== old ==
## datapath
module datapath(clk, rst, sw, seg0, seg1,seg2,seg3, mem_addr, mem_wdata, mem_we, mem_rdata);
	input clk, rst;
	input [3:0] sw;
	output [6:0] seg0,seg1,seg2,seg3;
	output [15:0] mem_addr;
	output [15:0] mem_wdata;
	output mem_we;
	input [15:0] mem_rdata;
	wire [15:0] rin, rout;
	wire wr_enable, ram_addr_sel, pcin, ram_out_ctrl, instr_ctrl, acc_enable, acc_out_ctrl, pc_enable, pc_out_ctrl, addsub, a_enable, xor_ctrl, cu_out_ctrl, mul_out_ctrl, mul_acc_out_ctrl, sr_sel, add_ctrl;
	wire[15:0] instr, bus, instr_address, cu_out, r0_out, r1_out,r2_out, r3_out, r4_out, r5_out, r6_out, r7_out, r8_out, r9_out,r10_out, r11_out, r12_out, r13_out, mul_acc_out, sp_out;
	wire [15:0] ra_in, acc_out, sr_out;
	reg [15:0] ram_address, sr_in;
	wire [15:0] ram_out;
	wire[1:0] sp_sel;
	wire[3:0] status_reg;
	sixteen_bit_reg instruction_register(.clk(clk),.rst(rst),.D(bus),.Q(instr),.enable(instr_ctrl));
	program_counter pc(.clk(clk),.rst(rst), .select(pcin), .bus(bus), .out(instr_address),.pc_enable(pc_enable));
	always@(ram_addr_sel or sp_out or instr_address) begin
		if (ram_addr_sel == 1'b1)
			ram_address <= sp_out;
		else 
  ...
Size in the first run: ~3,200 cells after synthesis, ~83 I/O pins.
Settings: LEC_CHECK=0, CAP_MARGIN=0, CORE_MARGIN=2, CORE_UTILIZATION=72, PLACE_DENSITY=0.42, SLEW_MARGIN=20, TNS_END_PERCENT=50; clock period 5.77 ns.
run.sh (not shown) runs the stock make flow with config.mk's settings and CLKGATE_MAP_FILE=.
old got as far as global routing (5_1_grt), where a tool error ended the run.
diff inputs: old => new
# old
export LEC_CHECK = 0
export CAP_MARGIN = 0
export CORE_MARGIN = 2
export CORE_UTILIZATION = 72
export PLACE_DENSITY = 0.42
export SLEW_MARGIN = 20
export TNS_END_PERCENT = 50
create_clock -name core_clock -period 5.77 [get_ports {clk}]
# new
export LEC_CHECK = 0
export CAP_MARGIN = 20
export CORE_MARGIN = 4
export CORE_UTILIZATION = 35
export SLEW_MARGIN = 20
create_clock -name core_clock -period 9.1 [get_ports {clk}]
## What came out
new ran to completion and came out clean on the timing, DRC and antenna checks. Comparing total die size for new and old, the smaller number came from old. Core area (lower): old. From new to old, area after synthesis did not move at all. In new, the global placer's final weighted congestion came out 23% below the value in old. Placement-stage worst setup slack for new: 2.85 ns up relative to old. new vs old, core utilization at floorplan went down by 37 points. new vs old on count of buffers added by post-CTS timing repair for setup: new is the lower one.

--- another note on this design; it stands on its own ---

==> inputs of run a <==
## datapath
module datapath(clk, rst, sw, seg0, seg1,seg2,seg3, mem_addr, mem_wdata, mem_we, mem_rdata);
clock: 6.28 ns
lec_check: 0
cap_margin: 20
cell_pad_in_sites_detail_placement: 2
core_margin: 3
core_utilization: 68
cts_cluster_size: 25
gpl_routability_driven: 1
gpl_timing_driven: 1
max_routing_layer: met5
place_density: 0.37
slew_margin: 30
run.sh (not shown) runs the stock make flow with config.mk's settings and CLKGATE_MAP_FILE=.
==> run b (differences from run a) <==
- CAP_MARGIN: 20 -> 15
- CELL_PAD_IN_SITES_DETAIL_PLACEMENT: 2 -> not set
- CORE_MARGIN: 3 -> 2
- CORE_UTILIZATION: 68 -> 72
- CTS_CLUSTER_SIZE: 25 -> not set
- GPL_ROUTABILITY_DRIVEN: 1 -> not set
- GPL_TIMING_DRIVEN: 1 -> not set
- MAX_ROUTING_LAYER: met5 -> not set
- PLACE_DENSITY: 0.37 -> 0.42
- SETUP_SLACK_MARGIN: not set -> -0.64
- SLEW_MARGIN: 30 -> 20
==> flow/constraint.sdc (replaced) <==
create_clock -name core_clock -period 6.74 [get_ports {clk}]
set_input_delay 1.3480 -clock core_clock [delete_from_list [all_inputs] [get_ports {clk}]]
set_output_delay 1.3480 -clock core_clock [all_outputs]
set_load 0.01 [all_outputs]
==> run c (differences from run a) <==
- CELL_PAD_IN_SITES_DETAIL_PLACEMENT: 2 -> not set
- CORE_MARGIN: 3 -> 4
- CORE_UTILIZATION: 68 -> 40
- CTS_CLUSTER_SIZE: 25 -> not set
- GPL_ROUTABILITY_DRIVEN: 1 -> not set
- GPL_TIMING_DRIVEN: 1 -> not set
- MAX_ROUTING_LAYER: met5 -> not set
- PLACE_DENSITY: 0.37 -> not set
- SLEW_MARGIN: 30 -> 20
==> flow/constraint.sdc (replaced) <==
create_clock -name core_clock -period 9.1 [get_ports {clk}]
set_input_delay 1.8200 -clock core_clock [delete_from_list [all_inputs] [get_ports {clk}]]
set_output_delay 1.8200 -clock core_clock [all_outputs]
set_load 0.01 [all_outputs]
==> impl_metrics.tcl <==
# flow metrics
set metrics [dict create \
    grt_use_met2_pct 91.4 \
    die_x_um 207 \
    stop_error "[ERROR GRT-0116] Global routing finished with congestion. Check the congestion regions in the DRC Viewer." \
    dieHeight_um 207 \
    cts_setup_buffers 69 \
    design.die.area_um2 42800 \
    core_region_area_um2 40700 \
    status "stopped before the end" \
    fa_ha_area_share_pct 21.4 \
    initCoreUtil_pct 72.7 \
    place.gp.congestion 1.10 \
    num_rows 74 \
    lastStage "global routing" \
]
[end of results for run b]
==> impl_metrics.tcl <==
# flow metrics
set metrics [dict create \
    lastStage "detailed placement" \
    stop_error "[ERROR DPL-0033] detailed placement checks failed during check placement." \
    initCoreUtil_pct 69.7 \
    dieHeight_um 215 \
    num_rows 75 \
    core_region_area_um2 42500 \
    status "stopped before the end" \
    die_x_um 215 \
    edf_count 0 \
    place.gp.congestion 1.14 \
    design.die.area_um2 46100 \
]
[end of results for run a]
==> impl_metrics.tcl <==
# place-and-route summary
set metrics [dict create \
    die_x_um 280 \
    cp_num_buf_inv 7 \
    core_region_area_um2 73200 \
    initCoreUtil_pct 40.5 \
    status "no timing/DRC/antenna violations" \
    dieHeight_um 280 \
    cts_setup_buffers 3 \
    design.die.area_um2 78500 \
    clk_latency_ns 0.58 \
]
[end of results for run c]
